lane 1:
// my_top_architecture
module my_top_architecture (
    input clock,
    input resetn,
    input tunning,  
    input mode_switch,  
    input increment_button,  
    output wire [47:0] segment_out
);
Size: roughly 3100 cells after synthesis, ~53 I/O pins, about 0.023 mm^2 of cells after synthesis.
export LEC_CHECK = 0
export CAP_MARGIN = 20
export CORE_MARGIN = 2
export CORE_UTILIZATION = 66
export CTS_CLUSTER_DIAMETER = 400
export CTS_CLUSTER_SIZE = 99
export PLACE_DENSITY = 0.6
export SLEW_MARGIN = 20
create_clock -name core_clock -period 15.0 [get_ports {clock}]
run.sh (not shown) runs the stock make flow with config.mk's settings and CLKGATE_MAP_FILE=.
Lane 1 closes out successfully: all stages finished, all timing, DRC and antenna checks passed.
### lane 1 -> lane 2
- CTS_CLUSTER_DIAMETER removed (was 400)
- CTS_CLUSTER_SIZE removed (was 99)
- CORE_UTILIZATION changed from 66 to 65
- the clock period (ns, I/O delays scaled along) changed from 15.0 to 10.3
Results
Going from lane 1 to lane 2, die width moved up; chip area shows an increase of about 1.5%; placed cell area rose 21%. Among lane 1 and lane 2, the run that stopped before the end is lane 2, and it is the only one. As the logs show, lane 2 stopped at global routing (5_1_grt) after a tool error, so it never reached the end of the flow.
diff inputs: lane 2 => lane 3
- CORE_UTILIZATION now 72, was 65
- ABC_AREA now 1, previously not set
- the clock period (ns, I/O delays scaled along) now 16.5, was 10.3
Notes after the runs:
The weighted congestion at the end of routability-driven global placement of lane 2 and that of lane 3 are within noise of each other.
Side by side, distinct cell type count of the synthesized netlist turned out lower in lane 3 than in lane 2.
When lane 3 is measured against lane 2, its total setup buffers inserted after CTS turns out 160 lower.
Re post-synthesis share of cell area spent on and-or and or-and gates: lane 3 is 27 points down on lane 2.
Area fraction in full adders, half adders and majority gates in lane 3 vs lane 2: up 0.58 points
Compared to lane 2, lane 3 was floorplanned on a smaller die.
Max cell count in the Yosys report across lane 3 and lane 2: lane 2
Lane 3 went all the way through synthesis, placement and routing and the layout is clean on timing, DRC and antenna.
Edits applied to the flow inputs when going from lane 3 to lane 4:
- CORE_UTILIZATION: 72 -> 65
- ABC_AREA: 1 -> unset
- SETUP_SLACK_MARGIN: unset -> 3.89
- the clock period (ns, I/O delays scaled along): 16.5 -> 15.0
==> comparison <==
- Having completed the whole flow, lane 4 delivered a layout that passed the timing, DRC and antenna checks.
- Lane 3 completed end to end with timing, DRC and antenna clean.
- Lane 4 vs lane 3: effective utilization at floorplan down in lane 4
- Compared with lane 3, lane 4 shows a higher shortest clock period the worst path allows after layout.
- Of lane 4 and lane 3, the run reporting the higher number of cells in the finished layout apart from fillers was lane 4.
- Lane 4 vs lane 3, critical-path cell with the highest stage delay: or4_4 vs dfrtp_1
- Fraction of area in non-clock buffers: lane 4 > lane 3
- Post-synthesis share of cell area spent on full adders, half adders and majority gates is higher on lane 3
- Lane 3 vs lane 4, uppermost layer routed: met4 vs met5
- Lane 4 vs lane 3, placer congestion estimate went down by 1.3%.
- Looking at setup slack at placement, lane 4 sits 4.09 ns below lane 3.
- The multi-input logic portion of the cell area in lane 4 sits 9.7 points above the value recorded for lane 3.
- Lane 4 vs lane 3: post-layout period usage of the worst path up

========
The RTL this note starts from:
==> flow/design.v <==
module edge_detector (
    input clock,
    input resetn,
    input increment_button,
    input tunning,
    output reg increment_signal
);
reg increment_button_prev;
reg reset_delay;  
always @(posedge clock or negedge resetn) begin
    if (!resetn) begin
        increment_button_prev <= 0;
        increment_signal <= 0;
        reset_delay <= 1'b1;  
    end else begin
        if (reset_delay != 1'b0) begin
            reset_delay <= reset_delay - 1'b1;
            increment_signal <= 0;  
        end else begin
            if (!increment_button_prev && increment_button && tunning) begin
                increment_signal <= 1;  
            end else begin
                increment_signal <= 0;  
            end
        end
        increment_button_prev <= increment_button;  
    end
end
endmodule
module my_counter #
(
    parameter counter_size = 31,
    parameter counter_limit = 32'd50000000
)
(
    input clock,
    input resetn,
    input enable,
    output reg [counter_size:0] counter
);
always @ (posedge clock or negedge resetn)
begin
    if (resetn == 1'b0) begin
        counter <= 'b0;
    end
    else begin
        if (enable == 1'b1) begin
            if (counter == counter_limit) begin
                counter <= 'b0;
            end
            else begin
                counter <= counter + 1'b1;
            end    
        end
        else begin
            counter <= counter;
        end
    end
end
endmodule
module my_signal_pulse #(
	parameter signal_period_one = 32'd50000000
)
(
input clock,
input resetn,
input [31:0] counter, 
output reg signal_gen
);
always @ (posedge clock or negedge resetn)
begin
  if(resetn == 1'b0) begin
    signal_gen <= 1'b0;
   end  
   else begin
	if(counter == signal_period_one) begin
		signal_gen <= 1'b1;
	end
	else begin
		signal_gen <= 1'b0;
	end
   end 
end
endmodule
module my_decoder (
    input clock,
    input resetn,
    input [31:0] seconds_in,
    input [31:0] minutes_in,
    input [31:0] hours_in,
    output reg [47:0] segment_out  
);
function [7:0] digit_to_segment;
    input [3:0] digit;
    case (digit)
        4'd0: digit_to_segment = 8'b11000000;  
        4'd1: digit_to_segment = 8'b11111001;  
        4'd2: digit_to_segment = 8'b10100100;  
        4'd3: digit_to_segment = 8'b10110000;  
        4'd4: digit_to_segment = 8'b10011001;  
        4'd5: digit_to_segment = 8'b10010010;  
        4'd6: digit_to_segment = 8'b10000010;  
        4'd7: digit_to_segment = 8'b11111000;  
        4'd8: digit_to_segment = 8'b10000000;  
        4'd9: digit_to_segment = 8'b10010000;  
        default: digit_to_segment = 8'b11000000;  
    endcase
endfunction
always @(posedge clock or negedge resetn) begin
    if (!resetn) begin
        segment_out <= {digit_to_segment(4'd0), digit_to_segment(4'd0), digit_to_segment(4'd0),
		  digit_to_segment(4'd0), digit_to_segment(4'd0), digit_to_segment(4'd0)};  
    end else begin
        if (seconds_in < 32'd60 && minutes_in < 32'd60 && hours_in < 32'd24) begin
            segment_out[7:0]   <= digit_to_segment(seconds_in % 10);  
            segment_out[15:8]  <= digit_to_segment(seconds_in / 10);  
            segment_out[23:16] <= digit_to_segment(minutes_in % 10);  
            segment_out[31:24] <= digit_to_segment(minutes_in / 10);  
            segment_out[39:32] <= digit_to_segment(hours_in % 10);    
            segment_out[47:40] <= digit_to_segment(hours_in / 10);    
        end else begin
            segment_out <= {digit_to_segment(4'd0), digit_to_segment(4'd0), digit_to_segment(4'd0), 
				digit_to_segment(4'd0), digit_to_segment(4'd0), digit_to_segment(4'd0)}; 
        end
    end
end
endmodule
module my_top_architecture (
    input clock,
    input resetn,
    input tunning,  
    input mode_switch,  
    input increment_button,  
    output wire [47:0] segment_out
);
wire [31:0] main_counter;
wire [31:0] seconds_counter;
wire [31:0] minutes_counter;
wire [31:0] hours_counter;
wire enable_seconds_counter;
wire enable_minutes_counter;
wire enable_hours_counter;
wire increment_signal;  
edge_detector edge_detector_inst (
    .clock(clock),
    .resetn(resetn),
    .increment_button(increment_button),
    .tunning(tunning),
    .increment_signal(increment_signal)
);
my_counter #(
    .counter_size(31),
    .counter_limit(32'd999)  
) main_counter_inst (
    .clock(clock),
    .resetn(resetn),
    .enable(1'b1),  
    .counter(main_counter)
);
my_signal_pulse #(
    .signal_period_one(32'd999)  
) my_signal_pulse_inst (
    .clock(clock),
    .resetn(resetn),
    .counter(main_counter),
    .signal_gen(enable_seconds_counter)  
);
my_counter #(
    .counter_size(31),
    .counter_limit(32'd59)  
) seconds_counter_inst (
    .clock(clock),
    .resetn(resetn),
    .enable(enable_seconds_counter && !tunning),  
    .counter(seconds_counter)
);
assign enable_minutes_counter = (enable_seconds_counter && (seconds_counter == 32'd59) && !tunning);
my_counter #(
    .counter_size(31),
    .counter_limit(32'd59)
) minutes_counter_inst (
    .clock(clock),
    .resetn(resetn),
    .enable(enable_minutes_counter || (increment_signal && mode_switch)),  
    .counter(minutes_counter)
);
assign enable_hours_counter = (enable_minutes_counter && (minutes_counter == 32'd59) && !tunning);
my_counter #(
    .counter_size(31),
    .counter_limit(32'd23)  
) hours_counter_inst (
    .clock(clock),
    .resetn(resetn),
    .enable(enable_hours_counter || (increment_signal && !mode_switch)),  
    .counter(hours_counter)
);
my_decoder my_decoder_inst (
    .clock(clock),
    .resetn(resetn),
    .seconds_in(seconds_counter),
    .minutes_in(minutes_counter),
    .hours_in(hours_counter),
    .segment_out(segment_out)
);
endmodule
export LEC_CHECK = 0
export ABC_AREA = 0
export CAP_MARGIN = 20
export CORE_ASPECT_RATIO = 0.73
export CORE_MARGIN = 2
export CORE_UTILIZATION = 72
export CTS_CLUSTER_DIAMETER = 197
export CTS_CLUSTER_SIZE = 80
export GPL_ROUTABILITY_DRIVEN = 0
export MAX_ROUTING_LAYER = met5
export MIN_ROUTING_LAYER = met1
export PLACE_DENSITY_LB_ADDON = 0.01
export SETUP_SLACK_MARGIN = 0.96
export SLEW_MARGIN = 5
create_clock -name core_clock -period 3.32 [get_ports {clock}]
The baseline stopped in clock tree synthesis (4_1_cts) on DPL-0038.
Change:
- ABC_AREA: 0 -> 1
- CORE_ASPECT_RATIO: 0.73 -> default
- CTS_CLUSTER_DIAMETER: 197 -> default
- CTS_CLUSTER_SIZE: 80 -> default
- GPL_ROUTABILITY_DRIVEN: 0 -> default
- MAX_ROUTING_LAYER: met5 -> default
- MIN_ROUTING_LAYER: met1 -> default
- PLACE_DENSITY: default -> 0.6
- PLACE_DENSITY_LB_ADDON: 0.01 -> default
- SETUP_SLACK_MARGIN: 0.96 -> default
- SLEW_MARGIN: 5 -> 20
- clock period: 3.32 -> 21.0 ns (I/O delays scaled with it)
The new run completed with no timing, DRC or antenna violations.
Area after synthesis fell by 27%.
Synthesized cell count fell by 16%.
Die size fell by 27%.
Change:
- ABC_AREA: 1 -> default
- CORE_UTILIZATION: 72 -> 64
- CTS_CLUSTER_SIZE: default -> 97
Final cell count is higher by about a fifth.
Routed wire length rises by well over a third.
Final area goes up by a quarter to a third.
Clock-buffer cell count increases by 1.
Area after synthesis increases by well over a third.
Sequential cell count stays the same.
Worst setup slack degrades by 2500 ps.
Core utilization falls by 12 points.
Fmax shrinks by about a fifth.
Register-to-register slack got worse by 2500 ps.
Via count is higher by well over a third.
Change:
- ABC_AREA: default -> 1
- CORE_UTILIZATION: 64 -> 66
- CTS_CLUSTER_SIZE: 97 -> default
- clock period: 21.0 -> 12.0 ns (I/O delays scaled with it)
Effect:
- The changed run ran to the end with no violations
- worst hold slack is better by 9.7 ps
- count of clock-buffer cells in the layout is unchanged
- final cell count is lower by 11%
- register-to-register slack got worse by 6100 ps
- wire length falls by 37%
Change:
- ABC_AREA: 1 -> default
- CORE_UTILIZATION: 66 -> 36
- clock period: 12.0 -> 16.5 ns (I/O delays scaled with it)
Area after synthesis grows by 38%.
Register-to-register slack improved by 1600 ps.
Design area went up by 23%.
Routed wire length came out higher by 62%.
Cell count grows by 25%.
Core utilization fell by 41 points.
Change:
- CORE_UTILIZATION: 36 -> 66
- CTS_CLUSTER_DIAMETER: default -> 220
- PLACE_DENSITY: 0.6 -> default
- clock period: 16.5 -> 12.1 ns (I/O delays scaled with it)
What happened: Hold slack gains 30 ps. Synthesized cell count is unchanged. Global-route usage grows by 16 points.

========
## nickel
Starts from the design.v that is shown in full above.
Settings: LEC_CHECK=0, ABC_AREA=1, CAP_MARGIN=35, CORE_MARGIN=6, CORE_UTILIZATION=58, CTS_CLUSTER_DIAMETER=387, CTS_CLUSTER_SIZE=97, GPL_ROUTABILITY_DRIVEN=0, MAX_ROUTING_LAYER=met5, MIN_ROUTING_LAYER=met1, SETUP_SLACK_MARGIN=-0.95, SLEW_MARGIN=5, TNS_END_PERCENT=15; clock period 10.7 ns.
Completing all stages was not enough for nickel: its layout failed the final checks because of negative setup slack.
--- input diff nickel..juniper ---
# nickel
export LEC_CHECK = 0
export ABC_AREA = 1
export CAP_MARGIN = 35
export CORE_MARGIN = 6
export CORE_UTILIZATION = 58
export CTS_CLUSTER_DIAMETER = 387
export CTS_CLUSTER_SIZE = 97
export GPL_ROUTABILITY_DRIVEN = 0
export MAX_ROUTING_LAYER = met5
export MIN_ROUTING_LAYER = met1
export SETUP_SLACK_MARGIN = -0.95
export SLEW_MARGIN = 5
export TNS_END_PERCENT = 15
create_clock -name core_clock -period 10.7 [get_ports {clock}]
# juniper
export LEC_CHECK = 0
export ABC_AREA = 1
export CAP_MARGIN = 20
export CORE_MARGIN = 2
export CORE_UTILIZATION = 65
export CTS_CLUSTER_SIZE = 72
export GPL_ROUTABILITY_DRIVEN = 1
export MAX_ROUTING_LAYER = met5
export MIN_ROUTING_LAYER = met1
export PLACE_DENSITY_LB_ADDON = 0.05
export SETUP_SLACK_MARGIN = -0.62
export SLEW_MARGIN = 5
create_clock -name core_clock -period 10.7 [get_ports {clock}]
The layout from juniper, despite a flow that completed every stage, fails the layout checks, with the failing checks listed as negative setup slack. nickel → juniper: routed via count divided by cell count +about 9%, worst slew margin relative to its limit shrank by 26 points, per-cell routed wire length grew by about 17%, synthesized cell count level. Number of detailed-route iterations in the first pass was lower in nickel than in juniper. juniper vs nickel, critical-path cell with the highest stage delay: dfrtp_2 vs dfrtp_1. Measured against each other, juniper and nickel differ in sequential share of layout area, the higher figure coming from nickel.
Input-level comparison between sierra and juniper:
# juniper
export LEC_CHECK = 0
export ABC_AREA = 1
export CAP_MARGIN = 20
export CORE_MARGIN = 2
export CORE_UTILIZATION = 65
export CTS_CLUSTER_SIZE = 72
export GPL_ROUTABILITY_DRIVEN = 1
export MAX_ROUTING_LAYER = met5
export MIN_ROUTING_LAYER = met1
export PLACE_DENSITY_LB_ADDON = 0.05
export SETUP_SLACK_MARGIN = -0.62
export SLEW_MARGIN = 5
create_clock -name core_clock -period 10.7 [get_ports {clock}]
# sierra
export LEC_CHECK = 0
export ABC_AREA = 1
export CAP_MARGIN = 20
export CORE_MARGIN = 2
export CORE_UTILIZATION = 59
export GPL_ROUTABILITY_DRIVEN = 1
export MAX_ROUTING_LAYER = met5
export MIN_ROUTING_LAYER = met1
export PLACE_DENSITY_LB_ADDON = 0.05
export SETUP_SLACK_MARGIN = 0.49
export SLEW_MARGIN = 40
create_clock -name core_clock -period 10.7 [get_ports {clock}]
## What came out
- In sierra the implementation completed, yet the final layout does not meet the checks, the culprit being negative setup slack.
- Compared to juniper, sierra has via count 2.2% higher.
- Going from juniper to sierra, global-route wire length before repair +7.9 mm; core occupancy in the finished layout -2.2 points.
- Sort sierra and juniper by via density per instance, descending, and juniper comes first.
- On final area, sierra does worse than juniper.
- Compared with juniper, sierra shows a starting density of the core that is 6.1 points lower.
- sierra: met1 usage lower than juniper
- | highest attainable clock frequency | sierra vs juniper | worse |
[inputs] harbor vs sierra
# sierra
export LEC_CHECK = 0
export ABC_AREA = 1
export CAP_MARGIN = 20
export CORE_MARGIN = 2
export CORE_UTILIZATION = 59
export GPL_ROUTABILITY_DRIVEN = 1
export MAX_ROUTING_LAYER = met5
export MIN_ROUTING_LAYER = met1
export PLACE_DENSITY_LB_ADDON = 0.05
export SETUP_SLACK_MARGIN = 0.49
export SLEW_MARGIN = 40
create_clock -name core_clock -period 10.7 [get_ports {clock}]
# harbor
export LEC_CHECK = 0
export ABC_AREA = 1
export CAP_MARGIN = 20
export CORE_MARGIN = 2
export CORE_UTILIZATION = 58
export GPL_ROUTABILITY_DRIVEN = 1
export MAX_ROUTING_LAYER = met5
export MIN_ROUTING_LAYER = met1
export PLACE_DENSITY_LB_ADDON = 0.05
export SETUP_SLACK_MARGIN = 0.49
export SLEW_MARGIN = 5
create_clock -name core_clock -period 10.7 [get_ports {clock}]
Results
- Complete run, failing final checks: harbor, reason max-capacitance violations, max-slew violations, negative setup slack.
- Re quantity of hold-fixing buffers added after cts: no difference whatsoever between harbor and sierra.
- sierra and harbor ended up with roughly the same cell count.
- The wire length of sierra and that of harbor are within noise of each other.
- Between harbor and sierra, the standard cell area after detailed placement figures differ only marginally.
- When the final numbers for sierra and harbor were put side by side, the relative slew slack turned out to be greater in sierra.
- Any difference in flop share of the area between sierra and harbor is small enough to ignore.
- On clock skew, sierra and harbor are neck and neck.
- Compared harbor against sierra; final area within noise.
- Going from sierra to harbor, wire length of the first global-routing pass climbed about 1.6%.
